## TPU
module TPU(
    clk,
    rst_n,
    in_valid,
    K,
    M,
    N,
    busy,
    A_wr_en,
    A_index,
    A_data_in,
    A_data_out,
    B_wr_en,
    B_index,
    B_data_in,
    B_data_out,
    C_wr_en,
    C_index,
    C_data_in,
    C_data_out
);
For scale: roughly 1400 flip-flops, ~460 I/O pins.
export LEC_CHECK = 0
export CAP_MARGIN = 15
export CORE_MARGIN = 2
export CORE_UTILIZATION = 72
export CTS_CLUSTER_DIAMETER = 28
export CTS_CLUSTER_SIZE = 32
export HOLD_SLACK_MARGIN = -0.1
export MAX_ROUTING_LAYER = met4
export SETUP_SLACK_MARGIN = 1.67
export SLEW_MARGIN = 20
create_clock -name core_clock -period 5.74 [get_ports {clk}]
run.sh (not shown) runs the stock make flow with config.mk's settings and CLKGATE_MAP_FILE=.
The baseline finished with negative setup slack left.
==> next run, changes <==
CAP_MARGIN = 20   (was 15)
CORE_UTILIZATION = 11   (was 72)
CTS_CLUSTER_DIAMETER = not set   (was 28)
CTS_CLUSTER_SIZE = not set   (was 32)
HOLD_SLACK_MARGIN = not set   (was -0.1)
MAX_ROUTING_LAYER = not set   (was met4)
SETUP_SLACK_MARGIN = not set   (was 1.67)
clock period = 12.8 ns   (was 5.74 ns; I/O delays follow)
After rerunning: The changed run finished with timing, DRC and antenna clean; setup slack is better by 3.1 ns; critical path depth decreases by 2; final area decreases slightly; sequential cell count stays the same; non-clock buffer count decreases by 636; core utilization decreases by 76 points; power decreases by well over a third; cell count increases by well over a third; wire length decreases by a few percent; die area increases to 6.5 times its value.
==> next run, changes <==
ABC_AREA = 1   (was not set)
CAP_MARGIN = 15   (was 20)
CORE_UTILIZATION = 72   (was 11)
CTS_CLUSTER_DIAMETER = 27   (was not set)
MAX_ROUTING_LAYER = met4   (was not set)
SETUP_SLACK_MARGIN = -0.39   (was not set)
clock period = 5.47 ns   (was 12.8 ns; I/O delays follow)
What happened: The changed run reached the layout checks and failed them: negative setup slack; first-iteration DRC count increases to 3.0 times its value; non-clock buffer count increases by 498; register-to-register slack is worse by 3.2 ns; synthesized cell count increases by 29%; worst setup slack is worse by 3.2 ns; total power increases by 80%.

---

run A:
TPU again, from the RTL that the note above started with.
==> flow/config.mk <==
export PLATFORM = sky130hd
export DESIGN_NAME = TPU
export DESIGN_NICKNAME = TPU
export VERILOG_FILES = /design/flow/design.v
export SDC_FILE = /design/flow/constraint.sdc
export NUM_CORES = 4
export LEC_CHECK = 0
export CAP_MARGIN = 30
export CELL_PAD_IN_SITES_DETAIL_PLACEMENT = 0
export CELL_PAD_IN_SITES_GLOBAL_PLACEMENT = 3
export CORE_MARGIN = 4
export CORE_UTILIZATION = 54
export SLEW_MARGIN = 20
==> flow/constraint.sdc <==
create_clock -name core_clock -period 5.97 [get_ports {clk}]
set_input_delay 1.1940 -clock core_clock [delete_from_list [all_inputs] [get_ports {clk}]]
set_output_delay 1.1940 -clock core_clock [all_outputs]
set_load 0.01 [all_outputs]
Run A: aborted in global placement without I/O (tool error)
Input-level comparison between run B and run A:
==> flow/config.mk <==
export PLATFORM = sky130hd
export DESIGN_NAME = TPU
export DESIGN_NICKNAME = TPU
export VERILOG_FILES = /design/flow/design.v
export SDC_FILE = /design/flow/constraint.sdc
export NUM_CORES = 4
export LEC_CHECK = 0
export CAP_MARGIN = 20
export CORE_MARGIN = 2
export CORE_UTILIZATION = 40
export SLEW_MARGIN = 20
==> flow/constraint.sdc <==
create_clock -name core_clock -period 9.85 [get_ports {clk}]
set_input_delay 1.9700 -clock core_clock [delete_from_list [all_inputs] [get_ports {clk}]]
set_output_delay 1.9700 -clock core_clock [all_outputs]
set_load 0.01 [all_outputs]
Notes after the runs:
- Summary of run A and run B: one run falls short of a clean finish, namely run A.
- Run A | ERROR | global placement without I/O
- On and-or/or-and share of the synthesized area, run B and run A are basically level.
- From run A to run B the numbers moved as follows: core footprint increased 35%; area fraction in xor and xnor cells was more or less identical; total number of placement rows went up by 27; overall die area went up by about 32%.
What run C does differently from run B at the input level:
--- a/flow/config.mk
+++ b/flow/config.mk
@@ -6,6 +6,8 @@
 export NUM_CORES = 4
 export LEC_CHECK = 0
-export CAP_MARGIN = 20
+export CAP_MARGIN = 15
 export CORE_MARGIN = 2
-export CORE_UTILIZATION = 40
+export CORE_UTILIZATION = 70
+export MAX_ROUTING_LAYER = met4
+export SETUP_SLACK_MARGIN = 1.51
 export SLEW_MARGIN = 20
==> flow/constraint.sdc <==
create_clock -name core_clock -period 5.56 [get_ports {clk}]
set_input_delay 1.1120 -clock core_clock [delete_from_list [all_inputs] [get_ports {clk}]]
set_output_delay 1.1120 -clock core_clock [all_outputs]
set_load 0.01 [all_outputs]
==> comparison <==
Status | run B and run C | clean except run C. Run B → run C: via density per instance rose by 16%, total via count after detailed routing went up by about 10%. A highest routing layer actually used of met4 is what run C shows, while met5 belongs to run B. Run C vs. run B: total placed cells including tap cells decreased by about 7.5% relative to the old numbers; die size decreased by 43% relative to the old numbers; area occupied by multi-input gates increased by 5.1% relative to the old numbers; vertical die dimension decreased by 24% relative to the old numbers. Wire: run C routes more than run B. Setup slack after layout for run C: 2.01 ns down relative to run B. Run C has sum of negative setup slack below what run B had. From run B to run C the numbers moved as follows: met1 layer usage reported by global route now larger; number of global-route vias before repair now larger.
Input-level comparison between run D and run C:
--- a/flow/config.mk
+++ b/flow/config.mk
@@ -8,5 +8,6 @@
 export CAP_MARGIN = 15
 export CORE_MARGIN = 2
-export CORE_UTILIZATION = 70
+export CORE_UTILIZATION = 72
+export CTS_CLUSTER_DIAMETER = 29
 export MAX_ROUTING_LAYER = met4
 export SETUP_SLACK_MARGIN = 1.51
Results
Run D ran in full, but the layout does not pass; the checks complain about capacitance limit, setup timing.
The run with more setup slack is run C; run D has less.
Between run C and run D, fraction of area in registers decreased.
Run C → run D: clock network latency to the later pin of the worst-skew pair increased by 0.11 ns relative to the old numbers, met2 usage in global routing went up.
Endpoint of the most critical setup path: P00.mult_res[11] -> run D, P03.mult_res[15] -> run C
Diff run C -> run D: data required time at the worst endpoint shows an increase of 0.11 ns, sequential cell area shows no meaningful change, via count shows an increase of 8994.
Looking at summed area of non-filler cells in the final layout, run D sits 4.7% higher than run C does.
Re clock group share of total power: run D and run C aren't equal, and the higher value belongs to run D.
When the final numbers for run D and run C were put side by side, the worst hold slack turned out to be greater in run C.
Number of gates resized after CTS: run D vs run C up about 4.3%
Changes in run E relative to run D:
==> flow/config.mk <==
export PLATFORM = sky130hd
export DESIGN_NAME = TPU
export DESIGN_NICKNAME = TPU
export VERILOG_FILES = /design/flow/design.v
export SDC_FILE = /design/flow/constraint.sdc
export NUM_CORES = 4
export LEC_CHECK = 0
export CAP_MARGIN = 20
export CORE_MARGIN = 2
export CORE_UTILIZATION = 19
export SLEW_MARGIN = 20
==> flow/constraint.sdc <==
create_clock -name core_clock -period 9.85 [get_ports {clk}]
set_input_delay 1.9700 -clock core_clock [delete_from_list [all_inputs] [get_ports {clk}]]
set_output_delay 1.9700 -clock core_clock [all_outputs]
set_load 0.01 [all_outputs]
--- outcome ---
Of run D and run E, just one finished clean: run E.
Run D: all stages done; final checks FAILED (capacitance limit, setup timing).
On clock network area share: between run E and run D, it ends up lower for run E.
Core utilization: run E lower than run D
From run D to run E the numbers moved as follows: global-route wire length before repair fell by about 11%; routed wire length fell by 77 mm; peak supply drop rose by 11 uV; cell area after layout fell by 5.9%; clock input transition at the sequential cells of the worst setup and hold paths stayed essentially flat.
In the flow results for run E and run D, the final antenna diode count is smaller on run E.
Diff run D -> run E | core area | increase of 280%

---

TPU again, from the RTL that the note above started with.
clock: 10.0 ns
lec_check: 0
cap_margin: 20
cell_pad_in_sites_global_placement: 1
core_aspect_ratio: 1.78
core_margin: 2
core_utilization: 40
gpl_routability_driven: 1
gpl_timing_driven: 0
setup_slack_margin: 1.48
slew_margin: 20
Then changed:
ABC_AREA = 1   (was unset)
CELL_PAD_IN_SITES_GLOBAL_PLACEMENT = unset   (was 1)
CORE_ASPECT_RATIO = unset   (was 1.78)
CORE_UTILIZATION = 72   (was 40)
CTS_CLUSTER_SIZE = 21   (was unset)
GPL_ROUTABILITY_DRIVEN = unset   (was 1)
GPL_TIMING_DRIVEN = unset   (was 0)
PLACE_DENSITY_LB_ADDON = 0.16   (was unset)
SETUP_SLACK_MARGIN = 0.37   (was 1.48)
clock period = 2.43 ns   (was 10.0 ns; I/O delays follow)
After rerunning:
- With this change the flow never finished: it broke off in global routing (5_1_grt), error GRT-0232
- synthesized area rose by 2.5%
- synthesized cell count rose by 29%
- die area fell by 43%
Then changed:
ABC_AREA = unset   (was 1)
CORE_ASPECT_RATIO = 1.78   (was unset)
CORE_UTILIZATION = 40   (was 72)
CTS_CLUSTER_SIZE = unset   (was 21)
GPL_ROUTABILITY_DRIVEN = 0   (was unset)
PLACE_DENSITY_LB_ADDON = unset   (was 0.16)
SETUP_SLACK_MARGIN = 1.48   (was 0.37)
clock period = 10.0 ns   (was 2.43 ns; I/O delays follow)
What happened: This time the run ran to the end with no violations; die area goes up by 75%; area after synthesis is lower by 2.4%; synthesized cell count goes down by 23%.
Then changed:
ABC_AREA = 1   (was unset)
CAP_MARGIN = 15   (was 20)
CORE_ASPECT_RATIO = unset   (was 1.78)
CORE_UTILIZATION = 72   (was 40)
CTS_CLUSTER_DIAMETER = 397   (was unset)
GPL_ROUTABILITY_DRIVEN = unset   (was 0)
MAX_ROUTING_LAYER = met4   (was unset)
SETUP_SLACK_MARGIN = unset   (was 1.48)
clock period = 5.47 ns   (was 10.0 ns; I/O delays follow)
After rerunning: With this change the flow reached the layout checks and failed them: setup timing. Design area climbs by 4.7%. Wire length rises by 19%. Critical path depth came out higher by 4. Register-to-register slack gets worse by 2100 ps. Worst setup slack degrades by 2100 ps.
Then changed:
ABC_AREA = 0   (was 1)
CORE_ASPECT_RATIO = 0.81   (was unset)
CTS_CLUSTER_DIAMETER = 28   (was 397)
CTS_CLUSTER_SIZE = 50   (was unset)
GPL_TIMING_DRIVEN = 1   (was unset)
MAX_ROUTING_LAYER = unset   (was met4)
SETUP_SLACK_MARGIN = 1.57   (was unset)
Result: The new run reached the layout checks and failed them: setup timing; global-route usage went down by 0.85 points; power went up by well over a third; non-clock buffer count went up by 142; count of clock-buffer cells in the layout went up by 203; routed wire length went up by a few percent; worst hold slack is worse by 180 ps; design area went up by a few percent.
Power figures rest on the tool's default switching activity, not on a simulated workload.
